==> design.v <==
module control_unit (op, regdst, regwrite, branch, jump, memread, memtoreg, memwrite, aluop, aluscr);
	input[5:0] 	op;
  	output reg [1:0] regdst;
  	output reg regwrite;
	output reg branch;
	output reg jump;
	output reg memread;
  	output reg [1:0]memtoreg;
  	output reg memwrite;
	output reg [1:0] aluop;
	output reg aluscr;
	always @(*) begin
		branch 		<= 1'b0;
		jump 		<= 1'b0;
		memread 	<= 1'b0;
		memtoreg[1:0]	<= 2'b00;
		memwrite	<= 1'b0;
		aluop[1:0]	<= 2'b10;
		aluscr		<= 1'b0;
		regdst[1:0] <= 2'b01;
		regwrite	<= 1'b1;
		case(op)
			6'b10_0011: 
			begin  
				regdst[1:0]		<= 2'b00;
				memread     	<= 1'b1;
            aluop[1:0]		<= 2'b00;
				aluscr			<= 1'b1;
            memtoreg[1:0]	<= 2'b01;
			end
			6'b10_1011: 
			begin  
            aluop[1]	<= 1'b0;
				aluscr	<= 1'b1;
				memwrite <= 1'b1;
				regwrite	<= 1'b0;
			end
			6'b00_0100: 
			begin  
				branch		<= 1'b1;
				aluop[1:0]	<= 2'b01;
				regwrite		<= 1'b0;
			end
			6'b00_1000: 
			begin  
            regdst[1:0] <= 2'b00;
				aluop[1] 	<= 1'b0;
				aluscr   	<= 1'b1;
			end
			6'b00_0010: 
			begin  
			  jump		<= 1'b1;
			  regwrite	<= 1'b0;
			end
			6'b00_0011: 
			begin
			  jump 				<= 1'b1;
			  regdst[1:0]		<= 2'b10;
			  memtoreg[1:0]	<= 2'b10;
			end
			6'b00_0000: 
			begin  
			end
		endcase
	end
endmodule 
module aludec(func, aluop, alucontrol);
input   [5:0] func;
input   [1:0] aluop;
output reg [2:0] alucontrol;
always @(*)
begin
    case(aluop)
      2'b00: alucontrol <= 3'b010;   
      2'b01: alucontrol <= 3'b110;   
      default: case(func)           
          6'b100000: alucontrol <= 3'b010;  
          6'b100010: alucontrol <= 3'b110;  
          6'b100100: alucontrol <= 3'b000;  
          6'b100101: alucontrol <= 3'b001;  
          6'b101011: alucontrol <= 3'b111;  
          default:   alucontrol <= 3'b011;  
        endcase
    endcase
end
endmodule
module alu_mips(a, b, control, outalu, zero);
input [31:0] a, b;
input [2:0] control;
output reg [31:0] outalu;
output zero;
always@(*)
begin
	case(control)
		0 : outalu=a&b;
		1 : outalu= a|b;
		2 : outalu=a+b;
		6 : outalu=a-b;
		7 : outalu=a<b?1:0;
		12 : outalu=~(a|b);
		default : outalu=0;
	endcase
end
assign zero=outalu==0?1:0;
endmodule
module regmem(
	 clk,
    rst,
    rgr1,
    rgr2,
    write,
    rgw1,
    rgw1data,
    rg1data,
    rg2data
);
    input [4:0] rgr1;
    input [4:0] rgr2;
    input [4:0]     rgw1;
    input [31:0]  rgw1data;
    input clk;
    input rst;
    input write;
    output reg [31:0] rg1data;
    output reg [31:0] rg2data;
    reg [31:0] regMem [31:0];  
  always @(*)
  begin
    rg1data = regMem[rgr1];
    rg2data = regMem[rgr2];
  end
    integer i;
  always @(posedge clk)
    begin
        if(rst == 1'b1)
        begin 
            for( i = 0; i < 32; i = i + 1 )
                regMem[i] <= i;
        end
        else if(write == 1'b1 && rgw1 != 5'd0)  
            regMem[rgw1] <= rgw1data;
    end
endmodule
module sign_ex(in, out);
input [15:0] in;
output [31:0] out;
assign out = {{16{in[15]}}, in};
endmodule
module mux32_2to1 (out, in0, in1, sel);
	output reg  [31:0] out;
	input [31:0] in0;
	input [31:0] in1;
	input sel;
  	always @(*)
    begin
      if (sel == 0)
			out = in0;
      else
			out = in1;
    end
endmodule 
module mux32_3to1 (out, in0, in1, in2, sel);
  	output reg  [31:0] out;
	input [31:0] in0;
	input [31:0] in1;
	input [31:0] in2;
  	input [1:0] sel;
  	always @(*)
		 begin
			case (sel)
				2'b00: out = in0;
				2'b01: out = in1;
				2'b10: out = in2;
				default: out = in0;
			endcase
		 end
endmodule 
module mux5_3to1 (out, in0, in1, in2, sel);
	output reg  [4:0] out;
	input [4:0] in0;
	input [4:0] in1;
	input [4:0] in2;
  	input [1:0] sel;
  	always @(*)
	begin
		case (sel)
			2'b00: out = in0;
			2'b01: out = in1;
			2'b10: out = in2;
			default: out = in0;
		endcase
	end
endmodule 
module cpu (rst, clk, addr, instruction,
            dmem_addr, dmem_wdata, dmem_write, dmem_read, dmem_readdata);
  	  input rst,clk;
  	  output reg [31:0] addr;
	  input  [31:0] instruction;
	  output [31:0] dmem_addr;
	  output [31:0] dmem_wdata;
	  output dmem_write, dmem_read;
	  input  [31:0] dmem_readdata;
	  wire [1:0] cu_regdst;
	  wire cu_jump, cu_branch, cu_memread;
	  wire [1:0] cu_memtoreg;
	  wire [1:0] cu_aluop;
	  wire cu_memwrite, cu_aluscr, cu_regwrite;
	  wire [4:0] mux1_regwrite;
	  wire [31:0] memdata;
	  wire [31:0] reg_readdata1, reg_readdata2;
	  wire [31:0] signext_out;
	  wire [31:0] mux2_out;
	  wire [31:0] alu_out;
	  wire alu_zero;
	  wire [2:0] aluctrl_out;
	  wire [31:0] dmem_readdata;
	  wire bBranch;
     wire [31:0] j_addr;
     wire [31:0] next_pc;
    wire [31:0] pc;
	 always @(posedge clk)
		if (rst)
			addr <= 32'h00000000;
		else
			addr <= next_pc;
    parameter ra_addr = 5'b11111;
    assign pc = addr + 4;
    control_unit contrlu (instruction[31:26], cu_regdst, cu_regwrite, cu_branch, cu_jump, cu_memread, cu_memtoreg, cu_memwrite, cu_aluop, cu_aluscr);
    mux5_3to1 mux01 (mux1_regwrite, instruction[20:16], instruction[15:11], ra_addr, cu_regdst[1:0]);
    regmem rmem (.clk(clk), .rst(rst), .rgr1(instruction[25:21]), .rgr2(instruction[20:16]), .write(cu_regwrite),
                 .rgw1(mux1_regwrite), .rgw1data(memdata), .rg1data(reg_readdata1), .rg2data(reg_readdata2));
    aludec aluctrl (instruction[5:0], cu_aluop, aluctrl_out);
    sign_ex signext (instruction[15:0], signext_out[31:0]);
    mux32_2to1 mux02 (mux2_out, reg_readdata2, signext_out, cu_aluscr);
    alu_mips ALU (reg_readdata1, mux2_out, aluctrl_out, alu_out, alu_zero);
    assign dmem_addr  = alu_out;
    assign dmem_wdata = reg_readdata2;
    assign dmem_write = cu_memwrite;
    assign dmem_read  = cu_memread;
    mux32_3to1 memmux(memdata, alu_out, dmem_readdata, pc, cu_memtoreg);
    and AND1(bBranch, cu_branch, alu_zero );
    wire [31:0] branch_shiftl2_result;
    wire [31:0] b_addr;
    wire [31:0] mux04_result;
    assign branch_shiftl2_result = signext_out << 2;
    assign b_addr = pc + branch_shiftl2_result;
    assign j_addr = {pc[31:28], instruction[25:0], 2'b00};
    mux32_2to1 mux04 (mux04_result, pc, b_addr, bBranch);
    mux32_2to1 mux05 (next_pc, mux04_result, j_addr, cu_jump);
endmodule
==> run.sh <==
#!/bin/bash
# the make line also repeats each setting of config.mk as NAME=value (left out here)
make -C /OpenROAD-flow-scripts/flow DESIGN_CONFIG=/design/flow/config.mk WORK_HOME=/design/flow/orfs CLKGATE_MAP_FILE= finish
==> config.mk <==
export PLATFORM = sky130hd
export DESIGN_NAME = cpu
export DESIGN_NICKNAME = cpu
export VERILOG_FILES = /design/flow/design.v
export SDC_FILE = /design/flow/constraint.sdc
export NUM_CORES = 4
export LEC_CHECK = 0
export CAP_MARGIN = 25
export CELL_PAD_IN_SITES_DETAIL_PLACEMENT = 2
export CELL_PAD_IN_SITES_GLOBAL_PLACEMENT = 2
export CORE_ASPECT_RATIO = 0.5
export CORE_MARGIN = 2
export CORE_UTILIZATION = 33
export CTS_CLUSTER_DIAMETER = 225
export CTS_CLUSTER_SIZE = 24
export GPL_ROUTABILITY_DRIVEN = 1
export GPL_TIMING_DRIVEN = 1
export MAX_ROUTING_LAYER = met4
export MIN_ROUTING_LAYER = met2
export PLACE_DENSITY_LB_ADDON = 0.23
export SLEW_MARGIN = 20
export TNS_END_PERCENT = 95
==> constraint.sdc <==
create_clock -name core_clock -period 10.0 [get_ports {clk}]
set_input_delay 2.0000 -clock core_clock [delete_from_list [all_inputs] [get_ports {clk}]]
set_output_delay 2.0000 -clock core_clock [all_outputs]
set_load 0.01 [all_outputs]
==> results of run 1 <==
[routing by layer]
layer | part of all wire, % | GRT usage, %
met1 | 0 | -
met2 | 46 | 54.8
met3 | 45 | 65.5
met4 | 8.9 | 10.8
met5 | 0 | -
[area by class of cell]
type | count | area (sq um) | area share, %
inverters | 116 | 440 | 0.622
multi-input cells | 3090 | 28400 | 40.2
clock buffers | 57 | 1260 | 1.78
well taps | 2486 | 3110 | 4.40
diodes | 52 | 130 | 0.184
flip-flops and latches | 1054 | 31400 | 44.3
repair inverters | 1 | 5.00 | 0.00707
clock inverters | 4 | 72.6 | 0.103
repair buffers | 661 | 5970 | 8.44
[per-stage QoR]
step | worst slack (ns) | hold slack [ns] | std cells
finish | 0.129 | 0.938 | 7521
global route | -0.00398 | 0.951 | 7469
CTS | 0.00191 | 0.860 | 7458
detailed placement | -0.465 | 0.829 | 7396
global placement | -0.328 | 0.811 | 7389
floorplan | 0.0204 | 0.658 | 4693
[timing repair]
item,4_1_cts,5_1_grt
resized,28,87
gates cloned,0,2
endpoints found under the setup margin,13,23
buffers inserted,1,6
pin swaps,2,9
==> GITHUB_STEP_SUMMARY, run 1 <==
## PnR job results

| Metric | Value |
|---|---|
| Result of the run | `complete, no violations` |
| Fmax | `~0.10 GHz` |
| Via count | `between 60k and 70k` |
| DRT Pass-1 Iters | `9` |
| Tally of max-capacitance violations | `0` |
| Critical path's most frequent cell | `sky130_fd_sc_hd__buf_4` |
| Number of antenna violations at the first check in global routing | `0` |
| Vias in the first global route | `71.3k` |
| Sequential Power | `5.13 mW` |
| Finished Cell Area | `about 71000 sq um` |
| Clock Pin Slew Worst Setup and Hold Paths | `approximately 0.12 ns` |
| GP Congestion | `about 1.0` |
| Initial Utilization | `33.3%` |
| R2R cell count | `25` |
| Number of cell rows | `approximately 110` |
| Net switching component of the power | `around 4.1 mW` |
| Asr flop ratio synth | `0%` |
| Compound-gate portion of the synthesized area | `under 10%` |
| Buffer type at the clock tree root | `sky130_fd_sc_hd__clkbuf_16` |
| Part of the total power dissipated in combinational logic | `about 32%` |
| Yosys Chip Area | `~61000 sq um` |
| Yosys simple share | `between 10% and 20%` |
| Buffers plus inverters on the worst setup path | `8` |
| Total clock buffers created by CTS | `between 40 and 50` |
| Total overflow reported by the global router | `0` |
| Avg WL per Cell | `approximately 40 um` |
| Total power | `11.3 mW` |
| Final critical path time including I/O delays and setup | `approximately 9.9 ns` |
| Crit path arrival time | `7.87 ns` |
| Number of vias per cell | `roughly 8.1` |
| Startpoint of the worst setup timing path | `instruction[16]` |
| Syn-to-layout area delta | `15.8%` |
| Largest family of logic cells by area | `multiplexers` |
| Clk buf depth | `3` |
| Worst ir drop on vdd | `around 0.00017 V` |
| Area share of fa/ha/maj cells after synthesis | `under 10%` |
| Clock power share | `22.6%` |
| Critical path depth in cells | `22` |
| Overall track demand over capacity in global routing | `about half` |
| Pin count of the biggest net entering global routing | `between 40 and 50` |
| Number of nets with antenna violations after detailed routing | `0` |
| Worst hold path stage count | `3` |
| Total core area | `approximately 180000 sq um` |
| Worst setup endpoint | `dmem_addr[13]` |
| Number of placed I/O pins | `about 160` |
| Startpoint of the lowest-slack hold path | `addr[21]` |
| Number of pins exceeding their max-slew limit in the final report | `0` |
| DRC violations left | `0` |
| CTS tree | `yes` |
| Kind of cell with the highest combined delay on the critical path | `buffers and inverters` |
| H-Tree Depth | `2` |
| First-pass GRT wire length | `between 400 and 500 mm` |
| Longest individual stage delay on the worst path | `0.62 ns` |
| Total length of routed wires | `slightly below 300 mm` |
| Fill cells | `18.5k` |
| Synth cell count leaders | `sky130_fd_sc_hd__nor2_1, sky130_fd_sc_hd__edfxtp_1, sky130_fd_sc_hd__mux4_2, sky130_fd_sc_hd__clkbuf_1, sky130_fd_sc_hd__nand2_1` |
| Power per cell area | `about 160 nW/um^2` |
| Power Clock | `approximately 2.6 mW` |
| Die boundary height | `just over 300 um` |
| Flip-flop cell with the highest count after synthesis | `sky130_fd_sc_hd__edfxtp_1` |
| Largest Pwr Group | `sequential cells` |
| Post-synth mux share | `about 25%` |
| Finish-stage setup viols | `0` |
| Worst setup path class | `input port to output pin` |
| Cell area after placement | `approximately 69000 sq um` |
| Min-Delay Path Class | `flip-flop to flip-flop` |
| Total Neg Setup Slack | `0 ns` |
| Capturing element type of the critical path | `output pin` |
| CP Data Required Time | `8.00 ns` |
| Mapped Cells | `about 4.7k` |
| Chip Area | `189000 sq um` |
| Count of input and output buffers | `161` |
| EDFF count, synth | `approximately 1k` |
| Count of endpoints failing hold in the final timing report | `0` |
| Max-slew headroom at the worst pin | `21.9%` |
| Critical R2R Launch | `rmem.regMem[31][0]` |
| Xor+xnor area frac | `less than 1%` |
| Sw Ratio | `a little over a third` |
| Ordered cell list for the critical path | `buf_12 -> buf_4 -> buf_12 -> mux4_2 -> mux4_2 -> nand2_2 -> nand3_1 -> o21ai_0 -> buf_4 -> ha_1 -> buf_4 -> a21o_1 -> a21o_1 -> a21oi_1 -> buf_4 -> a21oi_1 -> o21ai_0 -> buf_4 -> a21oi_1 -> xnor2_1 -> a21o_1 -> clkdlybuf4s50_1` |
| Worst-skew pair later-pin latency | `a little under 0.8 ns` |
| Post-synth top area share | `about 50%` |
| Net count, final | `5173` |
| Hold-fix buffers, CTS | `0` |
| Avg Synthesized Cell Area | `~13 sq um` |
| Combinational logic power | `3.64 mW` |
| Core occupancy in the finished layout | `between 30% and 40%` |
| Cell type with the largest total area | `sky130_fd_sc_hd__edfxtp_1` |
| Synthesized registers | `roughly 1.1k` |
| Internal Pwr Total | `~7.2 mW` |
| Most instantiated library cell after synthesis | `sky130_fd_sc_hd__nor2_1` |
| Critical register-to-register path endpoint | `addr[18]` |
| Number of synthesis warnings | `8` |
| Reg-to-reg setup timing slack | `roughly 2.4 ns` |
| Worst path slowest cell | `sky130_fd_sc_hd__clkdlybuf4s50_1` |
| Maximum fanout count along the critical path | `26` |
| Initial DRC Count | `between 10k and 15k` |
| Main area contributors | `sky130_fd_sc_hd__edfxtp_1, sky130_fd_sc_hd__mux4_2, sky130_fd_sc_hd__nor2_1` |
| Number of standard cells reported by yosys | `4660` |
| Setup clock skew after layout | `around 0.064 ns` |
| Clock net sink count | `approximately 1.1k` |
| Sequential share of power | `45.2%` |
| Worst setup SP type | `input port` |
| Cycle use final | `a little over nine tenths` |
| Horizontal die dimension | `613 um` |
| Hold Path Sink | `addr[21]` |
| Total half-perimeter wirelength after legalization and detailed placement | `slightly below 200 mm` |
| Count of unique library cells instantiated by Yosys | `86` |
| Post-synthesis sequential area ratio | `between 50% and 60%` |
| Slew at the pin with the worst max-slew slack | `roughly 1.2 ns` |
| Pleak | `24.6 nW` |
| Cell area after synthesis | `just over 60000 sq um` |
| OpenROAD warning count | `~95` |
==> run 2, diff against run 1 <==
CAP_MARGIN = 10   (was 25)
CELL_PAD_IN_SITES_DETAIL_PLACEMENT = 0   (was 2)
CELL_PAD_IN_SITES_GLOBAL_PLACEMENT = 1   (was 2)
CORE_ASPECT_RATIO = unset   (was 0.5)
CORE_UTILIZATION = 58   (was 33)
CTS_CLUSTER_DIAMETER = unset   (was 225)
CTS_CLUSTER_SIZE = 32   (was 24)
GPL_TIMING_DRIVEN = unset   (was 1)
MAX_ROUTING_LAYER = unset   (was met4)
MIN_ROUTING_LAYER = met1   (was met2)
PLACE_DENSITY_LB_ADDON = unset   (was 0.23)
SETUP_SLACK_MARGIN = 0.66   (was unset)
TNS_END_PERCENT = 10   (was 95)
clock period = 5.71 ns   (was 10.0 ns; I/O delays follow)
==> GITHUB_STEP_SUMMARY, run 2 <==
## PnR job results

| Metric | Value |
|---|---|
| Xor+xnor area frac | `0.975% (unchanged)` |
| Internal Pwr Total | `15.9 mW (+120%)` |
| Cell type with the largest total area | `sky130_fd_sc_hd__edfxtp_1` |
| Longest individual stage delay on the worst path | `0.54 ns (-0.08 ns)` |
| Clk buf depth | `3 (unchanged)` |
| Combinational logic power | `6.96 mW (+91%)` |
| Fmax | `0.136 GHz` |
| Worst Hold Slack | `0.655 ns (-0.283 ns)` |
| Pleak | `29.0 nW (+18%)` |
| Clock net sink count | `1054 (unchanged)` |
| Number of standard cells reported by yosys | `4660 (unchanged)` |
| Power per cell area | `293 nW/um^2 (+83%)` |
| Yosys Chip Area | `61100 sq um (unchanged)` |
| Worst-skew pair later-pin latency | `0.72 ns (-0.06 ns)` |
| Total length of routed wires | `244 mm (-18%)` |
| Reasons for failing layout checks | `setup timing` |
| Startpoint of the lowest-slack hold path | `addr[31]` |
| Initial DRC Count | `7499 (-43%)` |
| Final cell count without fillers | `6983 (-7.2%)` |
| DRC violations left | `0 (unchanged)` |
| Setup repair after global routing missed its margin | `yes` |
| Chip Area | `108000 sq um (-43%)` |
| EDFF count, synth | `1024 (unchanged)` |
| Result of the run | `finished with violations` |
| Reg-to-reg setup timing slack | `-1.14 ns (-3.53 ns)` |
| Worst ir drop on vdd | `0.000309 V (+83%)` |
| Die boundary height | `329 um (+6.6%)` |
| Worst setup path class | `input port to output pin` |
| Net switching component of the power | `7.02 mW (+70%)` |
| Hold Path Sink | `addr[31]` |
| Finish-stage setup viols | `738 (+738)` |
| Hold-fix buffers, CTS | `0 (unchanged)` |
| Pin count of the biggest net entering global routing | `47 (-4.1%)` |
| Area share of fa/ha/maj cells after synthesis | `2.78% (unchanged)` |
| Total half-perimeter wirelength after legalization and detailed placement | `158 mm (-19%)` |
| Ordered cell list for the critical path | `buf_16 -> buf_12 -> mux4_2 -> mux4_2 -> mux2_4 -> nand2b_4 -> o21ai_4 -> inv_2 -> ha_4 -> fa_2 -> a211o_1 -> a311oi_2 -> o31a_1 -> o32a_1 -> nand4_1 -> buf_4 -> a311oi_4 -> a21oi_2 -> o31ai_2 -> xnor2_1 -> o221ai_2 -> buf_2` |
| Sequential Power | `8.98 mW (+75%)` |
| Syn-to-layout area delta | `28.0%` |
| Number of cells in the design after placement | `6633 (-10%)` |
| Startpoint of the worst setup timing path | `instruction[16]` |
| Number of nets with antenna violations after detailed routing | `0 (unchanged)` |
| Worst hold path stage count | `3 (unchanged)` |
| Post-synthesis sequential area ratio | `51.3% (unchanged)` |
| Main area contributors | `sky130_fd_sc_hd__edfxtp_1, sky130_fd_sc_hd__mux4_2, sky130_fd_sc_hd__nor2_1` |
| Initial Utilization | `58.3% (+25 points)` |
| Largest family of logic cells by area | `multiplexers` |
| Count of input and output buffers | `161 (unchanged)` |
| Worst path slowest cell | `sky130_fd_sc_hd__mux4_2` |
| Dpl ws | `-2.21 ns (-1.74 ns)` |
| Maximum fanout count along the critical path | `5 (-81%)` |
| Clock power share | `30.5% (+7.9 points)` |
| Avg WL per Cell | `34.9 um (-12%)` |
| Horizontal die dimension | `329 um (-46%)` |
| Critical register-to-register path endpoint | `addr[21]` |
| Net count, final | `5701 (+10%)` |
| Clock Pin Slew Worst Setup and Hold Paths | `0.06 ns (-0.06 ns)` |
| Post-synth mux share | `24.7% (unchanged)` |
| Flip-flop cell with the highest count after synthesis | `sky130_fd_sc_hd__edfxtp_1` |
| Capturing element type of the critical path | `output pin` |
| Compound-gate portion of the synthesized area | `5.74% (unchanged)` |
| Cell area after placement | `71100 sq um (+3.5%)` |
| Max-slew headroom at the worst pin | `27.2% (+5.2 points)` |
| Overall track demand over capacity in global routing | `45.1% (-4.4 points)` |
| Buffers plus inverters on the worst setup path | `5 (-3)` |
| Synthesized registers | `1054 (unchanged)` |
| Count of endpoints failing hold in the final timing report | `0 (unchanged)` |
| Fill cells | `6836 (-63%)` |
| Setup clock skew after layout | `0.0418 ns (-0.0221 ns)` |
| Kind of cell with the highest combined delay on the critical path | `AND-OR/OR-AND gates` |
| Cycle use final | `129% (+30 points)` |
| Total overflow reported by the global router | `0 (unchanged)` |
| Count of unique library cells instantiated by Yosys | `86 (unchanged)` |
| R2R cell count | `32 (+28%)` |
| Slew at the pin with the worst max-slew slack | `1.09 ns (-0.0810 ns)` |
| Cell area after synthesis | `61100 sq um (unchanged)` |
| Number of cell rows | `119 (+7.2%)` |
| Largest Pwr Group | `sequential cells` |
| Core occupancy in the finished layout | `74.6% (+36 points)` |
| Most instantiated library cell after synthesis | `sky130_fd_sc_hd__nor2_1` |
| Via count | `48.9k (-20%)` |
| Critical path's most frequent cell | `sky130_fd_sc_hd__mux4_2` |
| CP Data Required Time | `4.57 ns (-3.43 ns)` |
| Crit path arrival time | `6.23 ns (-1.64 ns)` |
| Mapped Cells | `4660 (unchanged)` |
| Finished Cell Area | `78200 sq um (+11%)` |
| H-Tree Depth | `3 (+1)` |
| OpenROAD warning count | `100 (+5.3%)` |
| First-pass GRT wire length | `342 mm (-18%)` |
| Critical R2R Launch | `rmem.regMem[23][0]` |
| Vias in the first global route | `48.5k (-32%)` |
| Part of the total power dissipated in combinational logic | `30.3% (-1.8 points)` |
| Buffer type at the clock tree root | `sky130_fd_sc_hd__clkbuf_16` |
| Critical path depth in cells | `22 (unchanged)` |
| Synth cell count leaders | `sky130_fd_sc_hd__nor2_1, sky130_fd_sc_hd__edfxtp_1, sky130_fd_sc_hd__mux4_2, sky130_fd_sc_hd__clkbuf_1, sky130_fd_sc_hd__nand2_1` |
| Final critical path time including I/O delays and setup | `7.37 ns` |
| Worst setup SP type | `input port` |
| Min-Delay Path Class | `flip-flop to flip-flop` |
| Power Clock | `7.00 mW (+170%)` |
| Sequential share of power | `39.1% (-6.1 points)` |
| Number of placed I/O pins | `164 (unchanged)` |
| Number of synthesis warnings | `8 (unchanged)` |
| GP Congestion | `1.03 (-2.0%)` |
| Number of pins exceeding their max-slew limit in the final report | `0 (unchanged)` |
| Post-synth top area share | `50.3% (unchanged)` |
| Total core area | `105000 sq um (-43%)` |
| Sw Ratio | `30.6% (-5.8 points)` |
| Setup slack after layout | `-1.66 ns (-1.79 ns)` |
| Worst setup endpoint | `dmem_addr[24]` |
| Number of antenna violations at the first check in global routing | `4 (+4)` |
| DRT Pass-1 Iters | `8 (-1)` |
| Yosys simple share | `11.1% (unchanged)` |
| Number of vias per cell | `7.01 (-13%)` |
| Total clock buffers created by CTS | `106 (+120%)` |
| Avg Synthesized Cell Area | `13.1 sq um (unchanged)` |
| Asr flop ratio synth | `0% (unchanged)` |
| CTS tree | `yes` |
| Tally of max-capacitance violations | `0 (unchanged)` |
run 2: final cells by class:
class                      count  area [sq um]  area share (%)
sequential                  1054         31400            40.1
clock inverter                70           616           0.787
clock buffer                 128          2800            3.58
antenna                        1          2.50         0.00320
timing repair buffer        1133         11500            14.7
inverter                     116           444           0.568
tap                         1391          1740            2.23
multi-input combinational   3090         29800            38.1
run 2: routing by layer:
layer | GRT usage (%) | wire length [um] | share of wire, %
met1 | 56.5 | 79400 | 33
met2 | 68.9 | 111000 | 46
met3 | 16.1 | 37400 | 15
met4 | 25.1 | 15700 | 6.5
met5 | 0.133 | 187 | 0.077
run 2: through the flow:
| step | total power [mW] | setup TNS [ns] |
|---|---|---|
| 5_1_grt | 23.5 | -366.75 |
| 3_5_place_dp | 15.0 | -933.05 |
| 3_3_place_gp | 14.9 | -891.28 |
| 6_report | 22.9 | -294.06 |
| 2_1_floorplan | 12.0 | -544.21 |
| 4_1_cts | 22.5 | -194.43 |
run 2: repair_timing:
item                                    CTS  global route
resized                                 435           125
pin swaps                                98            68
endpoints found under the setup margin  945           973
setup buffers                           104            25
gates cloned                             17             5
==> run 3, diff against run 2 <==
CAP_MARGIN = 20   (was 10)
CELL_PAD_IN_SITES_DETAIL_PLACEMENT = unset   (was 0)
CELL_PAD_IN_SITES_GLOBAL_PLACEMENT = unset   (was 1)
CORE_UTILIZATION = 25   (was 58)
CTS_CLUSTER_SIZE = unset   (was 32)
GPL_ROUTABILITY_DRIVEN = unset   (was 1)
MIN_ROUTING_LAYER = unset   (was met1)
SETUP_SLACK_MARGIN = unset   (was 0.66)
TNS_END_PERCENT = unset   (was 10)
clock period = 9.9 ns   (was 5.71 ns; I/O delays follow)
==> GITHUB_STEP_SUMMARY, run 3 <==
## PnR job results

| Metric | Value |
|---|---|
| Critical R2R Launch | `rmem.regMem[21][0]` |
| Worst setup path class | `input port to output pin` |
| Storage element area | `31400 sq um (unchanged)` |
| Kind of cell with the highest combined delay on the critical path | `AND-OR/OR-AND gates` |
| Largest family of logic cells by area | `multiplexers` |
| Total overflow reported by the global router | `0 (unchanged)` |
| Setup repair after global routing missed its margin | `yes` |
| Worst path slowest cell | `sky130_fd_sc_hd__mux4_2` |
| Syn-to-layout area delta | `18.4%` |
| Count of input and output buffers | `161 (unchanged)` |
| Internal Pwr Total | `8.72 mW (-45%)` |
| Number of vias per cell | `5.51 (-21%)` |
| Min-Delay Path Class | `flip-flop to flip-flop` |
| Number of placed I/O pins | `164 (unchanged)` |
| OpenROAD warning count | `96 (-4.0%)` |
| Worst setup SP type | `input port` |
| DRC violations left | `0 (unchanged)` |
| Fmax | `0.103 GHz` |
| Vias in the first global route | `44.3k (-8.8%)` |
| Cell area after synthesis | `61100 sq um (unchanged)` |
| Initial Utilization | `25.1% (-33 points)` |
| Startpoint of the lowest-slack hold path | `addr[31]` |
| Die boundary height | `498 um (+52%)` |
| Clock power share | `35.3% (+4.8 points)` |
| Finish-stage setup viols | `0 (-100%)` |
| EDFF count, synth | `1024 (unchanged)` |
| Crit path arrival time | `7.72 ns (+1.49 ns)` |
| Sequential share of power | `41.2% (+2.1 points)` |
| Power per cell area | `173 nW/um^2 (-41%)` |
| Total clock buffers created by CTS | `112 (+5.7%)` |
| Combinational logic power | `2.94 mW (-58%)` |
| Most instantiated library cell after synthesis | `sky130_fd_sc_hd__nor2_1` |
| Main area contributors | `sky130_fd_sc_hd__edfxtp_1, sky130_fd_sc_hd__mux4_2, sky130_fd_sc_hd__nor2_1` |
| Total Neg Setup Slack | `0 ns (+294.06 ns)` |
| Avg WL per Cell | `28.2 um (-19%)` |
| Overall track demand over capacity in global routing | `17.9% (-27 points)` |
| Xor+xnor area frac | `0.975% (unchanged)` |
| Cell type with the largest total area | `sky130_fd_sc_hd__edfxtp_1` |
| Number of antenna violations at the first check in global routing | `11 (+7)` |
| R2R cell count | `26 (-19%)` |
| Power Clock | `4.43 mW (-37%)` |
| Worst Hold Slack | `0.667 ns (+0.0119 ns)` |
| Sw Ratio | `30.4% (-0.21 points)` |
| Pin count of the biggest net entering global routing | `79 (+68%)` |
| Worst-skew pair later-pin latency | `0.75 ns (+0.03 ns)` |
| Number of synthesis warnings | `8 (unchanged)` |
| Maximum fanout count along the critical path | `8 (+3)` |
| Tally of max-capacitance violations | `0 (unchanged)` |
| Hold-fix buffers, CTS | `0 (unchanged)` |
| Setup clock skew after layout | `0.0239 ns (-0.0180 ns)` |
| Number of nets with antenna violations after detailed routing | `0 (unchanged)` |
| Hold Path Sink | `addr[31]` |
| Total length of routed wires | `230 mm (-5.4%)` |
| Post-synth top area share | `50.3% (unchanged)` |
| Post-synthesis sequential area ratio | `51.3% (unchanged)` |
| Largest Pwr Group | `sequential cells` |
| Number of pins exceeding their max-slew limit in the final report | `0 (unchanged)` |
| Count of endpoints failing hold in the final timing report | `0 (unchanged)` |
| Synth cell count leaders | `sky130_fd_sc_hd__nor2_1, sky130_fd_sc_hd__edfxtp_1, sky130_fd_sc_hd__mux4_2, sky130_fd_sc_hd__clkbuf_1, sky130_fd_sc_hd__nand2_1` |
| Critical path depth in cells | `22 (unchanged)` |
| Worst setup endpoint | `dmem_addr[28]` |
| Chip Area | `248000 sq um (+130%)` |
| H-Tree Depth | `3 (unchanged)` |
| Flip-flop cell with the highest count after synthesis | `sky130_fd_sc_hd__edfxtp_1` |
| Asr flop ratio synth | `0% (unchanged)` |
| Worst ir drop on vdd | `0.000151 V (-51%)` |
| First-pass GRT wire length | `326 mm (-4.7%)` |
| Startpoint of the worst setup timing path | `instruction[19]` |
| Avg Synthesized Cell Area | `13.1 sq um (unchanged)` |
| Clock net sink count | `1054 (unchanged)` |
| Net count, final | `5077 (-11%)` |
| Mapped Cells | `4660 (unchanged)` |
| Result of the run | `complete, no violations` |
| Slew at the pin with the worst max-slew slack | `1.14 ns (+0.0534 ns)` |
| CP Data Required Time | `7.92 ns (+3.35 ns)` |
| DRT Pass-1 Iters | `6 (-2)` |
| Compound-gate portion of the synthesized area | `5.74% (unchanged)` |
| Synthesized registers | `1054 (unchanged)` |
| Number of cell rows | `181 (+52%)` |
| Buffer type at the clock tree root | `sky130_fd_sc_hd__clkbuf_16` |
| Fill cells | `24.3k (+260%)` |
| Via count | `45.1k (-7.9%)` |
| Net switching component of the power | `3.81 mW (-46%)` |
| Initial DRC Count | `6400 (-15%)` |
| Max-slew headroom at the worst pin | `23.8% (-3.4 points)` |
| Cycle use final | `97.9% (-31 points)` |
| Total core area | `243000 sq um (+130%)` |
| Buffers plus inverters on the worst setup path | `6 (+1)` |
| Post-synth mux share | `24.7% (unchanged)` |
| Total half-perimeter wirelength after legalization and detailed placement | `152 mm (-4.4%)` |
| Horizontal die dimension | `498 um (+52%)` |
| Critical register-to-register path endpoint | `addr[2]` |
| Clock Pin Slew Worst Setup and Hold Paths | `0.09 ns (+0.03 ns)` |
| Ordered cell list for the critical path | `clkdlybuf4s50_1 -> bufinv_8 -> mux4_2 -> mux2_2 -> nand2b_1 -> o21ai_0 -> inv_1 -> ha_1 -> fa_1 -> a211o_1 -> a311oi_2 -> buf_4 -> o31a_1 -> o32a_1 -> and2_4 -> and3_4 -> buf_4 -> nor2_1 -> a211oi_2 -> o22ai_1 -> a211o_1 -> clkdlybuf4s50_1` |
| CTS tree | `yes` |
| Clk buf depth | `3 (unchanged)` |
| Longest individual stage delay on the worst path | `0.58 ns (+0.04 ns)` |
| Yosys simple share | `11.1% (unchanged)` |
| Capturing element type of the critical path | `output pin` |
| Yosys Chip Area | `61100 sq um (unchanged)` |
| Area share of fa/ha/maj cells after synthesis | `2.78% (unchanged)` |
| Logic cell area | `28200 sq um (-5.4%)` |
| GP Congestion | `0.929 (-9.7%)` |
| Sequential Power | `5.17 mW (-42%)` |
| Worst hold path stage count | `3 (unchanged)` |
| Final critical path time including I/O delays and setup | `between 9 and 10 ns` |
| Count of unique library cells instantiated by Yosys | `86 (unchanged)` |
| Reg-to-reg setup timing slack | `2.70 ns (+3.84 ns)` |
| Part of the total power dissipated in combinational logic | `23.4% (-6.9 points)` |
| Number of standard cells reported by yosys | `4660 (unchanged)` |
| Pleak | `24.7 nW (-15%)` |
==> run 3: layout make-up <==
class | instances | share of cell area, %
Timing Repair Buffer | 503 | 6.32
Tap cell | 3202 | 5.54
Multi-Input combinational cell | 3090 | 38.9
Inverter | 116 | 0.621
Clock buffer | 134 | 3.99
Clock inverter | 75 | 1.25
Antenna cell | 1 | 0.00346
Sequential cell | 1054 | 43.3
==> run 3: per-layer routing <==
metal / track usage [%] / routed length, um
met1: 22.9 / 85000
met2: 29.5 / 109000
met5: 0 / 37
met4: 7.17 / 9830
met3: 3.85 / 26200
==> run 3: timing repair <==
item	4_1_cts	5_1_grt
setup buffers	4	10
endpoints found under the hold margin	0	0
pin swaps	0	4
resized	6	30
endpoints found under the setup margin	6	13
==> run 3: stage by stage <==
stage	instances	utilization (%)	setup WS, ns	power [mW]	cell area, sq um
after CTS	8164	29.6	0.0153	12.5	72100
final	8175	29.7	0.204	12.5	72300
after global routing	8174	29.7	-0.0332	12.9	72300
after detailed placement	7951	28.1	-0.267	8.09	68200
after floorplan	4693	-	0.0433	6.85	61200
after global placement	7950	28.1	-0.173	8.07	68200
==> run 4, diff against run 3 <==
ABC_AREA = 1   (was unset)
CAP_MARGIN = 10   (was 20)
CELL_PAD_IN_SITES_DETAIL_PLACEMENT = 2   (was unset)
CELL_PAD_IN_SITES_GLOBAL_PLACEMENT = 2   (was unset)
CORE_ASPECT_RATIO = 0.96   (was unset)
CORE_UTILIZATION = 43   (was 25)
CTS_CLUSTER_DIAMETER = 287   (was unset)
CTS_CLUSTER_SIZE = 32   (was unset)
GPL_ROUTABILITY_DRIVEN = 1   (was unset)
GPL_TIMING_DRIVEN = 1   (was unset)
MAX_ROUTING_LAYER = met4   (was unset)
MIN_ROUTING_LAYER = met1   (was unset)
PLACE_DENSITY_LB_ADDON = 0.07   (was unset)
SETUP_SLACK_MARGIN = 1.27   (was unset)
SLEW_MARGIN = 30   (was 20)
TNS_END_PERCENT = 10   (was unset)
clock period = 7.75 ns   (was 9.9 ns; I/O delays follow)
==> GITHUB_STEP_SUMMARY, run 4 <==
### Yosys + OpenROAD results

| Metric | Value |
|---|---|
| Result of the run | `stopped before the end` |
| Stage where the flow stopped | `global routing` |
| Most instantiated library cell after synthesis | `sky130_fd_sc_hd__nor2_1` |
| Die boundary height | `380 um (-24%)` |
| Yosys simple share | `20.8% (+9.8 points)` |
| Number of standard cells reported by yosys | `7787 (+67%)` |
| EDFF count, synth | `1024 (unchanged)` |
| Total core area | `147000 sq um (-40%)` |
| Total clock buffers created by CTS | `38 (-66%)` |
| Initial Utilization | `43.1% (+18 points)` |
| Post-synth mux share | `0% (-25 points)` |
| Mapped Cells | `7787 (+67%)` |
| Post-synthesis sequential area ratio | `49.5% (-1.9 points)` |
| Horizontal die dimension | `396 um (-21%)` |
| Count of unique library cells instantiated by Yosys | `56 (-35%)` |
| Number of cells in the design after placement | `10.0k (+26%)` |
| H-Tree Depth | `2 (-1)` |
| Total half-perimeter wirelength after legalization and detailed placement | `248 mm (+64%)` |
| Buffer type at the clock tree root | `sky130_fd_sc_hd__clkbuf_16` |
| Number of placed I/O pins | `164 (unchanged)` |
| Number of synthesis warnings | `8 (unchanged)` |
| Compound-gate portion of the synthesized area | `19.7% (+14 points)` |
| Asr flop ratio synth | `0% (unchanged)` |
| Largest family of logic cells by area | `simple AND/OR/NAND/NOR gates` |
| Cell area after placement | `73000 sq um (+7.0%)` |
| Cell area after synthesis | `63400 sq um (+3.8%)` |
| Main area contributors | `sky130_fd_sc_hd__edfxtp_1, sky130_fd_sc_hd__nor2_1, sky130_fd_sc_hd__o21ai_0` |
| Avg Synthesized Cell Area | `8.14 sq um (-38%)` |
| Xor+xnor area frac | `0.691% (-0.28 points)` |
| Synthesized registers | `1054 (unchanged)` |
| Clock net sink count | `1054 (unchanged)` |
| Count of input and output buffers | `161 (unchanged)` |
| Yosys Chip Area | `63400 sq um (+3.8%)` |
| Dpl ws | `-0.482 ns (-0.215 ns)` |
| Number of cell rows | `138 (-24%)` |
| Flip-flop cell with the highest count after synthesis | `sky130_fd_sc_hd__edfxtp_1` |
| Post-synth top area share | `48.5% (-1.8 points)` |
| Synth cell count leaders | `sky130_fd_sc_hd__nor2_1, sky130_fd_sc_hd__edfxtp_1, sky130_fd_sc_hd__o21ai_0, sky130_fd_sc_hd__nand2_1, sky130_fd_sc_hd__clkbuf_1` |
| Cell type with the largest total area | `sky130_fd_sc_hd__edfxtp_1` |
| Clk buf depth | `3 (unchanged)` |
| Area share of fa/ha/maj cells after synthesis | `2.68% (-0.10 points)` |
| Chip Area | `151000 sq um (-39%)` |
| GP Congestion | `0.981 (+5.6%)` |
| Hold-fix buffers, CTS | `0 (unchanged)` |
## run 4: what timing repair did
item / in CTS
setup buffers: 153
cloned: 51
endpoints found under the setup margin: 71
pin swaps: 181
gates resized: 661
==> run 5, diff against run 4 <==
ABC_AREA = unset   (was 1)
CELL_PAD_IN_SITES_DETAIL_PLACEMENT = 0   (was 2)
CELL_PAD_IN_SITES_GLOBAL_PLACEMENT = 1   (was 2)
CORE_ASPECT_RATIO = unset   (was 0.96)
CORE_UTILIZATION = 71   (was 43)
CTS_CLUSTER_DIAMETER = unset   (was 287)
GPL_TIMING_DRIVEN = unset   (was 1)
MAX_ROUTING_LAYER = unset   (was met4)
PLACE_DENSITY = 0.95   (was unset)
PLACE_DENSITY_LB_ADDON = unset   (was 0.07)
SETUP_SLACK_MARGIN = 0.66   (was 1.27)
SLEW_MARGIN = 20   (was 30)
clock period = 7.5 ns   (was 7.75 ns; I/O delays follow)
==> GITHUB_STEP_SUMMARY, run 5 <==
### Yosys + OpenROAD results

| Metric | Value |
|---|---|
| Main area contributors | `sky130_fd_sc_hd__edfxtp_1, sky130_fd_sc_hd__mux4_2, sky130_fd_sc_hd__nor2_1` |
| Avg Synthesized Cell Area | `13.1 sq um (+61%)` |
| Horizontal die dimension | `297 um (-25%)` |
| Stage where the flow stopped | `global routing` |
| Asr flop ratio synth | `0% (unchanged)` |
| Cell area after synthesis | `61100 sq um (-3.6%)` |
| Count of input and output buffers | `161 (unchanged)` |
| Total core area | `85300 sq um (-42%)` |
| Number of synthesis warnings | `8 (unchanged)` |
| Yosys simple share | `11.1% (-9.8 points)` |
| Hold-fix buffers, CTS | `0 (unchanged)` |
| EDFF count, synth | `1024 (unchanged)` |
| Total half-perimeter wirelength after legalization and detailed placement | `160 mm (-36%)` |
| H-Tree Depth | `3 (+1)` |
| Xor+xnor area frac | `0.975% (+0.28 points)` |
| GP Congestion | `1.09 (+11%)` |
| Cell type with the largest total area | `sky130_fd_sc_hd__edfxtp_1` |
| Area share of fa/ha/maj cells after synthesis | `2.78% (+0.10 points)` |
| Number of cell rows | `107 (-22%)` |
| Buffer type at the clock tree root | `sky130_fd_sc_hd__clkbuf_16` |
| Total clock buffers created by CTS | `107 (+180%)` |
| Chip Area | `88400 sq um (-41%)` |
| Number of standard cells reported by yosys | `4660 (-40%)` |
| Die boundary height | `297 um (-22%)` |
| Initial Utilization | `71.6% (+28 points)` |
| Synthesized registers | `1054 (unchanged)` |
| Flip-flop cell with the highest count after synthesis | `sky130_fd_sc_hd__edfxtp_1` |
| Result of the run | `stopped before the end` |
| Clk buf depth | `3 (unchanged)` |
| Synth cell count leaders | `sky130_fd_sc_hd__nor2_1, sky130_fd_sc_hd__edfxtp_1, sky130_fd_sc_hd__mux4_2, sky130_fd_sc_hd__clkbuf_1, sky130_fd_sc_hd__nand2_1` |
| Yosys Chip Area | `61100 sq um (-3.6%)` |
| Dpl ws | `-0.931 ns (-0.449 ns)` |
| Mapped Cells | `4660 (-40%)` |
| Post-synth mux share | `24.7% (+25 points)` |
| Post-synthesis sequential area ratio | `51.3% (+1.9 points)` |
| Count of unique library cells instantiated by Yosys | `86 (+54%)` |
| Number of placed I/O pins | `164 (unchanged)` |
| Post-synth top area share | `50.3% (+1.8 points)` |
| Most instantiated library cell after synthesis | `sky130_fd_sc_hd__nor2_1` |
| Clock net sink count | `1054 (unchanged)` |
| Largest family of logic cells by area | `multiplexers` |
| Compound-gate portion of the synthesized area | `5.74% (-14 points)` |
[run 5: metrics by stage]
stage | util (%) | area [sq um] | std cells
floorplan | - | 61700 | 4693
global placement | 81.2 | 69200 | 6257
detailed placement | 81.2 | 69300 | 6258
CTS | 87.5 | 74600 | 6525
[run 5: what timing repair did]
| action | CTS |
|---|---|
| setup buffers | 66 |
| pin swaps | 94 |
| setup endpoints to repair | 62 |
| hold endpoints to repair | 0 |
| gates resized | 317 |
| cloned | 11 |
==> run 6, diff against run 5 <==
CAP_MARGIN = 25   (was 10)
CELL_PAD_IN_SITES_DETAIL_PLACEMENT = unset   (was 0)
CELL_PAD_IN_SITES_GLOBAL_PLACEMENT = 2   (was 1)
CORE_ASPECT_RATIO = 0.5   (was unset)
CORE_UTILIZATION = 33   (was 71)
CTS_CLUSTER_DIAMETER = 225   (was unset)
CTS_CLUSTER_SIZE = 24   (was 32)
GPL_TIMING_DRIVEN = 0   (was unset)
MAX_ROUTING_LAYER = met4   (was unset)
MIN_ROUTING_LAYER = met2   (was met1)
PLACE_DENSITY = unset   (was 0.95)
PLACE_DENSITY_LB_ADDON = 0.23   (was unset)
SETUP_SLACK_MARGIN = unset   (was 0.66)
TNS_END_PERCENT = 25   (was 10)
clock period = 10.0 ns   (was 7.5 ns; I/O delays follow)
==> GITHUB_STEP_SUMMARY, run 6 <==
### Yosys + OpenROAD results

| Metric | Value |
|---|---|
| Number of synthesis warnings | `8 (unchanged)` |
| Number of cells in the design after placement | `7421 (+19%)` |
| Die boundary height | `308 um (+3.7%)` |
| Clock net sink count | `1054 (unchanged)` |
| Main area contributors | `sky130_fd_sc_hd__edfxtp_1, sky130_fd_sc_hd__mux4_2, sky130_fd_sc_hd__nor2_1` |
| Most instantiated library cell after synthesis | `sky130_fd_sc_hd__nor2_1` |
| Avg Synthesized Cell Area | `13.1 sq um (unchanged)` |
| Result of the run | `stopped before the end` |
| Synthesized registers | `1054 (unchanged)` |
| Post-synthesis sequential area ratio | `51.3% (unchanged)` |
| Error that ended the run | `[ERROR GRT-0116] Global routing finished with congestion. Check the congestion regions in the DRC Viewer.` |
| Yosys Chip Area | `61100 sq um (unchanged)` |
| Flip-flop cell with the highest count after synthesis | `sky130_fd_sc_hd__edfxtp_1` |
| Count of unique library cells instantiated by Yosys | `86 (unchanged)` |
| H-Tree Depth | `2 (-1)` |
| Number of cell rows | `111 (+3.7%)` |
| Count of input and output buffers | `155 (-3.7%)` |
| Total overflow reported by the global router | `320` |
| Post-synth top area share | `50.3% (unchanged)` |
| Buffer type at the clock tree root | `sky130_fd_sc_hd__clkbuf_16` |
| Total half-perimeter wirelength after legalization and detailed placement | `244 mm (+53%)` |
| Yosys simple share | `11.1% (unchanged)` |
| Post-synth mux share | `24.7% (unchanged)` |
| Cell area after placement | `67900 sq um (-2.0%)` |
| Mapped Cells | `4660 (unchanged)` |
| Total clock buffers created by CTS | `49 (-54%)` |
| GP Congestion | `1.09 (-0.41%)` |
| Number of standard cells reported by yosys | `4660 (unchanged)` |
| Asr flop ratio synth | `0% (unchanged)` |
| Horizontal die dimension | `613 um (+110%)` |
| Area share of fa/ha/maj cells after synthesis | `2.78% (unchanged)` |
| Number of placed I/O pins | `164 (unchanged)` |
| Stage where the flow stopped | `global routing` |
| Initial Utilization | `33.3% (-38 points)` |
| EDFF count, synth | `1024 (unchanged)` |
| Xor+xnor area frac | `0.975% (unchanged)` |
| Total core area | `184000 sq um (+120%)` |
| Synth cell count leaders | `sky130_fd_sc_hd__nor2_1, sky130_fd_sc_hd__edfxtp_1, sky130_fd_sc_hd__mux4_2, sky130_fd_sc_hd__clkbuf_1, sky130_fd_sc_hd__nand2_1` |
| Chip Area | `189000 sq um (+110%)` |
| Largest family of logic cells by area | `multiplexers` |
| Compound-gate portion of the synthesized area | `5.74% (unchanged)` |
| Clk buf depth | `3 (unchanged)` |
| Overall track demand over capacity in global routing | `a little under two thirds` |
| Cell type with the largest total area | `sky130_fd_sc_hd__edfxtp_1` |
| Cell area after synthesis | `61100 sq um (unchanged)` |
## run 6: per-layer routing
metal	GRT overflow	track usage, %
met2	4	69.6
met4	1	25.1
met5	-	-
met1	-	-
met3	315	78.6
## run 6: repair_timing
action / 4_1_cts
pin swaps: 30
setup buffers: 41
endpoints found under the setup margin: 810
hold buffers: 0
gates resized: 363
cloned: 1
## run 6: stage by stage
step | worst slack [ns] | total power [mW]
4_1_cts | -0.132 | 11.0
3_3_place_gp | -4.49 | 8.29
2_1_floorplan | 0.0204 | 6.79
3_5_place_dp | -3.54 | 8.40
==> run 7, diff against run 6 <==
CAP_MARGIN = 20   (was 25)
CELL_PAD_IN_SITES_GLOBAL_PLACEMENT = unset   (was 2)
CORE_ASPECT_RATIO = unset   (was 0.5)
CORE_UTILIZATION = 66   (was 33)
CTS_CLUSTER_DIAMETER = unset   (was 225)
CTS_CLUSTER_SIZE = 47   (was 24)
GPL_ROUTABILITY_DRIVEN = unset   (was 1)
GPL_TIMING_DRIVEN = unset   (was 0)
MIN_ROUTING_LAYER = unset   (was met2)
PLACE_DENSITY_LB_ADDON = 0.02   (was 0.23)
SETUP_SLACK_MARGIN = 1.53   (was unset)
TNS_END_PERCENT = unset   (was 25)
clock period = 5.74 ns   (was 10.0 ns; I/O delays follow)
==> GITHUB_STEP_SUMMARY, run 7 <==
### Yosys + OpenROAD results

| Metric | Value |
|---|---|
| Synth cell count leaders | `sky130_fd_sc_hd__nor2_1, sky130_fd_sc_hd__edfxtp_1, sky130_fd_sc_hd__mux4_2, sky130_fd_sc_hd__clkbuf_1, sky130_fd_sc_hd__nand2_1` |
| Initial Utilization | `66.7% (+33 points)` |
| Number of synthesis warnings | `8 (unchanged)` |
| Chip Area | `95000 sq um (-50%)` |
| Post-synth mux share | `24.7% (unchanged)` |
| Yosys simple share | `11.1% (unchanged)` |
| Total core area | `91700 sq um (-50%)` |
| Total half-perimeter wirelength after legalization and detailed placement | `165 mm (-32%)` |
| Yosys Chip Area | `61100 sq um (unchanged)` |
| Synthesized registers | `1054 (unchanged)` |
| GP Congestion | `1.05 (-3.3%)` |
| Main area contributors | `sky130_fd_sc_hd__edfxtp_1, sky130_fd_sc_hd__mux4_2, sky130_fd_sc_hd__nor2_1` |
| Asr flop ratio synth | `0% (unchanged)` |
| Number of standard cells reported by yosys | `4660 (unchanged)` |
| Stage where the flow stopped | `global routing` |
| Die boundary height | `308 um (unchanged)` |
| Area share of fa/ha/maj cells after synthesis | `2.78% (unchanged)` |
| Number of placed I/O pins | `164 (unchanged)` |
| EDFF count, synth | `1024 (unchanged)` |
| Most instantiated library cell after synthesis | `sky130_fd_sc_hd__nor2_1` |
| Number of cells in the design after placement | `6432 (-13%)` |
| Xor+xnor area frac | `0.975% (unchanged)` |
| Count of input and output buffers | `161 (+3.9%)` |
| H-Tree Depth | `3 (+1)` |
| Result of the run | `stopped before the end` |
| Avg Synthesized Cell Area | `13.1 sq um (unchanged)` |
| Mapped Cells | `4660 (unchanged)` |
| Cell area after synthesis | `61100 sq um (unchanged)` |
| Buffer type at the clock tree root | `sky130_fd_sc_hd__clkbuf_16` |
| Compound-gate portion of the synthesized area | `5.74% (unchanged)` |
| Number of cell rows | `111 (unchanged)` |
| Largest family of logic cells by area | `multiplexers` |
| Clock net sink count | `1054 (unchanged)` |
| Horizontal die dimension | `308 um (-50%)` |
| Clk buf depth | `3 (unchanged)` |
| Flip-flop cell with the highest count after synthesis | `sky130_fd_sc_hd__edfxtp_1` |
| Post-synthesis sequential area ratio | `51.3% (unchanged)` |
| Total clock buffers created by CTS | `103 (+110%)` |
| Cell type with the largest total area | `sky130_fd_sc_hd__edfxtp_1` |
| Count of unique library cells instantiated by Yosys | `86 (unchanged)` |
| Post-synth top area share | `50.3% (unchanged)` |
run 7: what timing repair did:
action / 4_1_cts
resized: 374
setup buffers: 59
setup endpoints to repair: 1086
hold buffers: 0
gates cloned: 12
pin swaps: 73
run 7: stage by stage:
| stage | setup slack (ns) | setup TNS, ns | area, sq um |
|---|---|---|---|
| after detailed placement | -1.97 | -820.78 | 70800 |
| after floorplan | -1.39 | -522.93 | 61700 |
| after global placement | -1.94 | -770.22 | 70800 |
| after CTS | -1.44 | -123.48 | 76200 |
==> run 8, diff against run 7 <==
CORE_UTILIZATION = 72   (was 66)
CTS_CLUSTER_DIAMETER = 389   (was unset)
CTS_CLUSTER_SIZE = 99   (was 47)
MAX_ROUTING_LAYER = unset   (was met4)
PLACE_DENSITY_LB_ADDON = unset   (was 0.02)
SETUP_SLACK_MARGIN = unset   (was 1.53)
TNS_END_PERCENT = 5   (was unset)
clock period = 5.94 ns   (was 5.74 ns; I/O delays follow)
==> GITHUB_STEP_SUMMARY, run 8 <==
### Yosys + OpenROAD results

| Metric | Value |
|---|---|
| Hold-fix buffers, CTS | `0 (unchanged)` |
| Total overflow reported by the global router | `about 330` |
| Yosys simple share | `11.1% (unchanged)` |
| Number of cell rows | `106 (-4.5%)` |
| Cell area after placement | `70300 sq um (-0.65%)` |
| Mapped Cells | `4660 (unchanged)` |
| Number of cells in the design after placement | `6368 (-1.0%)` |
| Number of placed I/O pins | `164 (unchanged)` |
| Buffer type at the clock tree root | `sky130_fd_sc_hd__clkbuf_16` |
| Result of the run | `stopped before the end` |
| Overall track demand over capacity in global routing | `between 80% and 90%` |
| Chip Area | `87200 sq um (-8.2%)` |
| Clk buf depth | `3 (unchanged)` |
| Stage where the flow stopped | `global routing` |
| Xor+xnor area frac | `0.975% (unchanged)` |
| Most instantiated library cell after synthesis | `sky130_fd_sc_hd__nor2_1` |
| Post-synth top area share | `50.3% (unchanged)` |
| Compound-gate portion of the synthesized area | `5.74% (unchanged)` |
| Dpl ws | `-2.19 ns (-0.213 ns)` |
| GP Congestion | `1.03 (-1.8%)` |
| Die boundary height | `295 um (-4.2%)` |
| Initial Utilization | `72.9% (+6.2 points)` |
| Largest family of logic cells by area | `multiplexers` |
| EDFF count, synth | `1024 (unchanged)` |
| Count of input and output buffers | `161 (unchanged)` |
| Number of standard cells reported by yosys | `4660 (unchanged)` |
| Total clock buffers created by CTS | `14 (-86%)` |
| Total core area | `83800 sq um (-8.6%)` |
| Cell type with the largest total area | `sky130_fd_sc_hd__edfxtp_1` |
| Post-synthesis sequential area ratio | `51.3% (unchanged)` |
| Synthesized registers | `1054 (unchanged)` |
| Horizontal die dimension | `295 um (-4.2%)` |
| Error that ended the run | `[ERROR GRT-0116] Global routing finished with congestion. Check the congestion regions in the DRC Viewer.` |
| Total half-perimeter wirelength after legalization and detailed placement | `176 mm (+6.7%)` |
| Synth cell count leaders | `sky130_fd_sc_hd__nor2_1, sky130_fd_sc_hd__edfxtp_1, sky130_fd_sc_hd__mux4_2, sky130_fd_sc_hd__clkbuf_1, sky130_fd_sc_hd__nand2_1` |
| Area share of fa/ha/maj cells after synthesis | `2.78% (unchanged)` |
| Number of synthesis warnings | `8 (unchanged)` |
| Flip-flop cell with the highest count after synthesis | `sky130_fd_sc_hd__edfxtp_1` |
| Post-synth mux share | `24.7% (unchanged)` |
| Count of unique library cells instantiated by Yosys | `86 (unchanged)` |
| Asr flop ratio synth | `0% (unchanged)` |
| H-Tree Depth | `1 (-2)` |
| Cell area after synthesis | `61100 sq um (unchanged)` |
| Yosys Chip Area | `61100 sq um (unchanged)` |
| Avg Synthesized Cell Area | `13.1 sq um (unchanged)` |
| Main area contributors | `sky130_fd_sc_hd__edfxtp_1, sky130_fd_sc_hd__mux4_2, sky130_fd_sc_hd__nor2_1` |
| Clock net sink count | `1054 (unchanged)` |
[run 8: layer usage]
| layer | GRT overflow | track usage, % |
|---|---|---|
| met5 | 2 | 44.0 |
| met4 | 126 | 76.6 |
| met3 | 23 | 71.0 |
| met2 | 171 | 93.8 |
| met1 | 5 | 82.0 |
[run 8: timing repair]
action                     CTS
buffers inserted           117
cloned                      16
resized                    519
setup endpoints to repair  681
pin swaps                  131
==> run 9, diff against run 8 <==
CELL_PAD_IN_SITES_GLOBAL_PLACEMENT = 2   (was unset)
CORE_UTILIZATION = 67   (was 72)
CTS_CLUSTER_SIZE = unset   (was 99)
GPL_ROUTABILITY_DRIVEN = 1   (was unset)
MIN_ROUTING_LAYER = met1   (was unset)
PLACE_DENSITY_LB_ADDON = 0.28   (was unset)
TNS_END_PERCENT = unset   (was 5)
clock period = 11.2 ns   (was 5.94 ns; I/O delays follow)
==> GITHUB_STEP_SUMMARY, run 9 <==
### Yosys + OpenROAD results

| Metric | Value |
|---|---|
| Error that ended the run | `[ERROR FLW-0024] Place density exceeds 1.0 (current PLACE_DENSITY_LB_ADDON =  0.28). Please check if the value of  PLACE_DENSITY_LB_ADDON is between 0 and 0.99.` |
| Synthesized registers | `1054 (unchanged)` |
| Flip-flop cell with the highest count after synthesis | `sky130_fd_sc_hd__edfxtp_1` |
| Result of the run | `stopped before the end` |
| Number of cell rows | `110 (+3.8%)` |
| Avg Synthesized Cell Area | `13.1 sq um (unchanged)` |
| Xor+xnor area frac | `0.975% (unchanged)` |
| Total core area | `90100 sq um (+7.6%)` |
| Post-synth top area share | `50.3% (unchanged)` |
| Die boundary height | `306 um (+3.6%)` |
| Yosys simple share | `11.1% (unchanged)` |
| Post-synthesis sequential area ratio | `51.3% (unchanged)` |
| Number of standard cells reported by yosys | `4660 (unchanged)` |
| EDFF count, synth | `1024 (unchanged)` |
| Yosys Chip Area | `61100 sq um (unchanged)` |
| Chip Area | `93600 sq um (+7.4%)` |
| Cell area after synthesis | `61100 sq um (unchanged)` |
| Main area contributors | `sky130_fd_sc_hd__edfxtp_1, sky130_fd_sc_hd__mux4_2, sky130_fd_sc_hd__nor2_1` |
| Initial Utilization | `67.8% (-5.1 points)` |
| Number of synthesis warnings | `8 (unchanged)` |
| Cell type with the largest total area | `sky130_fd_sc_hd__edfxtp_1` |
| Largest family of logic cells by area | `multiplexers` |
| Horizontal die dimension | `306 um (+3.6%)` |
| Most instantiated library cell after synthesis | `sky130_fd_sc_hd__nor2_1` |
| Compound-gate portion of the synthesized area | `5.74% (unchanged)` |
| Synth cell count leaders | `sky130_fd_sc_hd__nor2_1, sky130_fd_sc_hd__edfxtp_1, sky130_fd_sc_hd__mux4_2, sky130_fd_sc_hd__clkbuf_1, sky130_fd_sc_hd__nand2_1` |
| Asr flop ratio synth | `0% (unchanged)` |
| Post-synth mux share | `24.7% (unchanged)` |
| Stage where the flow stopped | `global placement without I/O` |
| Area share of fa/ha/maj cells after synthesis | `2.78% (unchanged)` |
| Mapped Cells | `4660 (unchanged)` |
| Count of unique library cells instantiated by Yosys | `86 (unchanged)` |
==> run 10, diff against run 9 <==
ABC_AREA = 1   (was unset)
CAP_MARGIN = 30   (was 20)
CELL_PAD_IN_SITES_DETAIL_PLACEMENT = 2   (was unset)
CORE_ASPECT_RATIO = 0.96   (was unset)
CORE_UTILIZATION = 43   (was 67)
CTS_CLUSTER_DIAMETER = 287   (was 389)
CTS_CLUSTER_SIZE = 23   (was unset)
GPL_TIMING_DRIVEN = 1   (was unset)
HOLD_SLACK_MARGIN = -0.07   (was unset)
MAX_ROUTING_LAYER = met4   (was unset)
PLACE_DENSITY_LB_ADDON = 0.07   (was 0.28)
SETUP_SLACK_MARGIN = 1.27   (was unset)
SLEW_MARGIN = 30   (was 20)
TNS_END_PERCENT = 10   (was unset)
clock period = 7.75 ns   (was 11.2 ns; I/O delays follow)
==> GITHUB_STEP_SUMMARY, run 10 <==
### Yosys + OpenROAD results

| Metric | Value |
|---|---|
| Result of the run | `stopped before the end` |
| Stage where the flow stopped | `global routing` |
| Synthesized registers | `1054 (unchanged)` |
| EDFF count, synth | `1024 (unchanged)` |
| Die boundary height | `380 um (+24%)` |
| Yosys Chip Area | `63400 sq um (+3.8%)` |
| Xor+xnor area frac | `0.691% (-0.28 points)` |
| Flip-flop cell with the highest count after synthesis | `sky130_fd_sc_hd__edfxtp_1` |
| Number of cells in the design after placement | `approximately 10k` |
| Initial Utilization | `43.1% (-25 points)` |
| GP Congestion | `~1` |
| Count of unique library cells instantiated by Yosys | `56 (-35%)` |
| Cell area after synthesis | `63400 sq um (+3.8%)` |
| Mapped Cells | `7787 (+67%)` |
| Total half-perimeter wirelength after legalization and detailed placement | `248 mm` |
| Count of input and output buffers | `~160` |
| Buffer type at the clock tree root | `sky130_fd_sc_hd__clkbuf_16` |
| Compound-gate portion of the synthesized area | `19.7% (+14 points)` |
| Clock net sink count | `approximately 1.1k` |
| Number of standard cells reported by yosys | `7787 (+67%)` |
| Yosys simple share | `20.8% (+9.8 points)` |
| Number of placed I/O pins | `164` |
| Main area contributors | `sky130_fd_sc_hd__edfxtp_1, sky130_fd_sc_hd__nor2_1, sky130_fd_sc_hd__o21ai_0` |
| Hold-fix buffers, CTS | `0` |
| Cell type with the largest total area | `sky130_fd_sc_hd__edfxtp_1` |
| Chip Area | `151000 sq um (+61%)` |
| Avg Synthesized Cell Area | `8.14 sq um (-38%)` |
| H-Tree Depth | `2` |
| Synth cell count leaders | `sky130_fd_sc_hd__nor2_1, sky130_fd_sc_hd__edfxtp_1, sky130_fd_sc_hd__o21ai_0, sky130_fd_sc_hd__nand2_1, sky130_fd_sc_hd__clkbuf_1` |
| Total clock buffers created by CTS | `between 50 and 60` |
| Number of synthesis warnings | `8 (unchanged)` |
| Most instantiated library cell after synthesis | `sky130_fd_sc_hd__nor2_1` |
| Number of cell rows | `138 (+25%)` |
| Largest family of logic cells by area | `simple AND/OR/NAND/NOR gates` |
| Post-synth top area share | `48.5% (-1.8 points)` |
| Horizontal die dimension | `396 um (+29%)` |
| Area share of fa/ha/maj cells after synthesis | `2.68% (-0.10 points)` |
| Asr flop ratio synth | `0% (unchanged)` |
| Post-synth mux share | `0% (-25 points)` |
| Clk buf depth | `3` |
| Post-synthesis sequential area ratio | `49.5% (-1.9 points)` |
| Total core area | `147000 sq um (+63%)` |
## run 10: through the flow
step / instance area, sq um / TNS (ns) / worst slack, ns
global placement: 73000 / -1.58 / -0.264
floorplan: 64300 / 0 / 1.19
detailed placement: 73000 / -6.35 / -0.482
CTS: 79300 / 0 / 0.381
## run 10: repair_timing
item / in CTS
pin swaps: 136
setup buffers: 157
resized: 581
gates cloned: 55
setup endpoints to repair: 129
==> run 11, diff against run 10 <==
ABC_AREA = unset   (was 1)
CAP_MARGIN = 10   (was 30)
CELL_PAD_IN_SITES_DETAIL_PLACEMENT = 0   (was 2)
CELL_PAD_IN_SITES_GLOBAL_PLACEMENT = 1   (was 2)
CORE_ASPECT_RATIO = unset   (was 0.96)
CORE_UTILIZATION = 61   (was 43)
CTS_CLUSTER_DIAMETER = unset   (was 287)
CTS_CLUSTER_SIZE = 32   (was 23)
GPL_ROUTABILITY_DRIVEN = 0   (was 1)
GPL_TIMING_DRIVEN = unset   (was 1)
HOLD_SLACK_MARGIN = unset   (was -0.07)
MAX_ROUTING_LAYER = unset   (was met4)
PLACE_DENSITY_LB_ADDON = unset   (was 0.07)
SLEW_MARGIN = 20   (was 30)
clock period = 5.55 ns   (was 7.75 ns; I/O delays follow)
==> GITHUB_STEP_SUMMARY, run 11 <==
## PnR job results

| Metric | Value |
|---|---|
| Power Clock | `roughly 7.5 mW` |
| Synthesized registers | `1054 (unchanged)` |
| Sw Ratio | `about 31%` |
| Number of synthesis warnings | `8 (unchanged)` |
| Result of the run | `finished with violations` |
| Count of input and output buffers | `161 (unchanged)` |
| Clock power share | `between 30% and 40%` |
| First-pass GRT wire length | `334 mm` |
| Most instantiated library cell after synthesis | `sky130_fd_sc_hd__nor2_1` |
| Buffer type at the clock tree root | `sky130_fd_sc_hd__clkbuf_16` |
| Kind of cell with the highest combined delay on the critical path | `AND-OR/OR-AND gates` |
| Total clock buffers created by CTS | `108 (+110%)` |
| EDFF count, synth | `1024 (unchanged)` |
| Overall track demand over capacity in global routing | `between 40% and 50%` |
| Max-slew headroom at the worst pin | `29.8%` |
| Horizontal die dimension | `320 um (-19%)` |
| Worst path slowest cell | `sky130_fd_sc_hd__mux4_2` |
| H-Tree Depth | `3 (+1)` |
| DRC violations left | `0` |
| Setup slack after layout | `-1.57 ns` |
| Crit path arrival time | `roughly 6 ns` |
| Main area contributors | `sky130_fd_sc_hd__edfxtp_1, sky130_fd_sc_hd__mux4_2, sky130_fd_sc_hd__nor2_1` |
| Startpoint of the lowest-slack hold path | `addr[31]` |
| Number of placed I/O pins | `164 (unchanged)` |
| Compound-gate portion of the synthesized area | `5.74% (-14 points)` |
| Chip Area | `103000 sq um (-32%)` |
| Pin count of the biggest net entering global routing | `56` |
| Combinational logic power | `slightly above 7 mW` |
| Area share of fa/ha/maj cells after synthesis | `2.78% (+0.10 points)` |
| Xor+xnor area frac | `0.975% (+0.28 points)` |
| Hold-fix buffers, CTS | `0 (unchanged)` |
| Count of endpoints failing hold in the final timing report | `0` |
| Synth cell count leaders | `sky130_fd_sc_hd__nor2_1, sky130_fd_sc_hd__edfxtp_1, sky130_fd_sc_hd__mux4_2, sky130_fd_sc_hd__clkbuf_1, sky130_fd_sc_hd__nand2_1` |
| CTS tree | `yes` |
| Clock net sink count | `1054 (unchanged)` |
| Yosys simple share | `11.1% (-9.8 points)` |
| Die boundary height | `320 um (-16%)` |
| Total power | `approximately 24 mW` |
| Largest family of logic cells by area | `multiplexers` |
| Cell area after synthesis | `61100 sq um (-3.6%)` |
| Net switching component of the power | `roughly 7.3 mW` |
| Mapped Cells | `4660 (-40%)` |
| Flip-flop cell with the highest count after synthesis | `sky130_fd_sc_hd__edfxtp_1` |
| Post-synth top area share | `50.3% (+1.8 points)` |
| CP Data Required Time | `~4.4 ns` |
| Reasons for failing layout checks | `setup timing` |
| Tally of max-capacitance violations | `0` |
| Initial Utilization | `61.3% (+18 points)` |
| Sequential Power | `9.24 mW` |
| Avg Synthesized Cell Area | `13.1 sq um (+61%)` |
| Post-synthesis sequential area ratio | `51.3% (+1.9 points)` |
| Cell type with the largest total area | `sky130_fd_sc_hd__edfxtp_1` |
| Worst setup path class | `input port to output pin` |
| OpenROAD warning count | `just under 100` |
| Sequential share of power | `about two fifths` |
| Total core area | `99700 sq um (-32%)` |
| Yosys Chip Area | `61100 sq um (-3.6%)` |
| Number of standard cells reported by yosys | `4660 (-40%)` |
| Total half-perimeter wirelength after legalization and detailed placement | `152 mm (-39%)` |
| Fmax | `approximately 0.14 GHz` |
| Syn-to-layout area delta | `28.9%` |
| Count of unique library cells instantiated by Yosys | `86 (+54%)` |
| Total overflow reported by the global router | `0` |
| Finish-stage setup viols | `716` |
| Number of cell rows | `116 (-16%)` |
| Post-synth mux share | `24.7% (+25 points)` |
| Asr flop ratio synth | `0% (unchanged)` |
| Critical R2R Launch | `rmem.regMem[23][0]` |
| Startpoint of the worst setup timing path | `instruction[16]` |
| Clk buf depth | `3 (unchanged)` |
==> run 11: per-stage QoR <==
stage | hold WS, ns | utilization [%] | worst slack, ns | instances | instance area, sq um
6_report | 0.666 | 79.0 | -1.57 | 6888 | 78700
5_1_grt | 0.698 | 79.0 | -1.64 | 6886 | 78700
4_1_cts | 0.654 | 77.8 | -1.38 | 6833 | 77500
3_5_place_dp | 0.645 | 71.1 | -2.10 | 6507 | 70900
3_3_place_gp | 0.635 | 71.1 | -2.11 | 6507 | 70900
2_1_floorplan | 0.663 | - | -1.54 | 4693 | 61900
==> run 11: layout make-up <==
class | count | area (sq um)
fill | 5777 | 21000
sequential | 1054 | 31400
inverter | 116 | 443
timing repair buffer | 1126 | 11700
clock inverter | 73 | 820
multi-input combinational | 3090 | 30000
antenna | 2 | 5.00
clock buffer | 129 | 2780
tap | 1298 | 1620
==> run 11: per-layer routing <==
metal / global-route usage, % / part of all wire [%] / up-vias
li1: - / - / 19529
met1: 57.0 / 32 / 24375
met2: 70.8 / 45 / 4393
met3: 14.9 / 15 / 1112
met4: 27.4 / 7.6 / 16
met5: 0 / 0.052 / -
==> run 11: what timing repair did <==
item	in CTS	in global routing
buffers inserted	99	50
gates resized	463	145
cloned	25	3
pin swaps	111	75
endpoints found under the setup margin	1086	1088
Power and IR drop assume default switching activity.
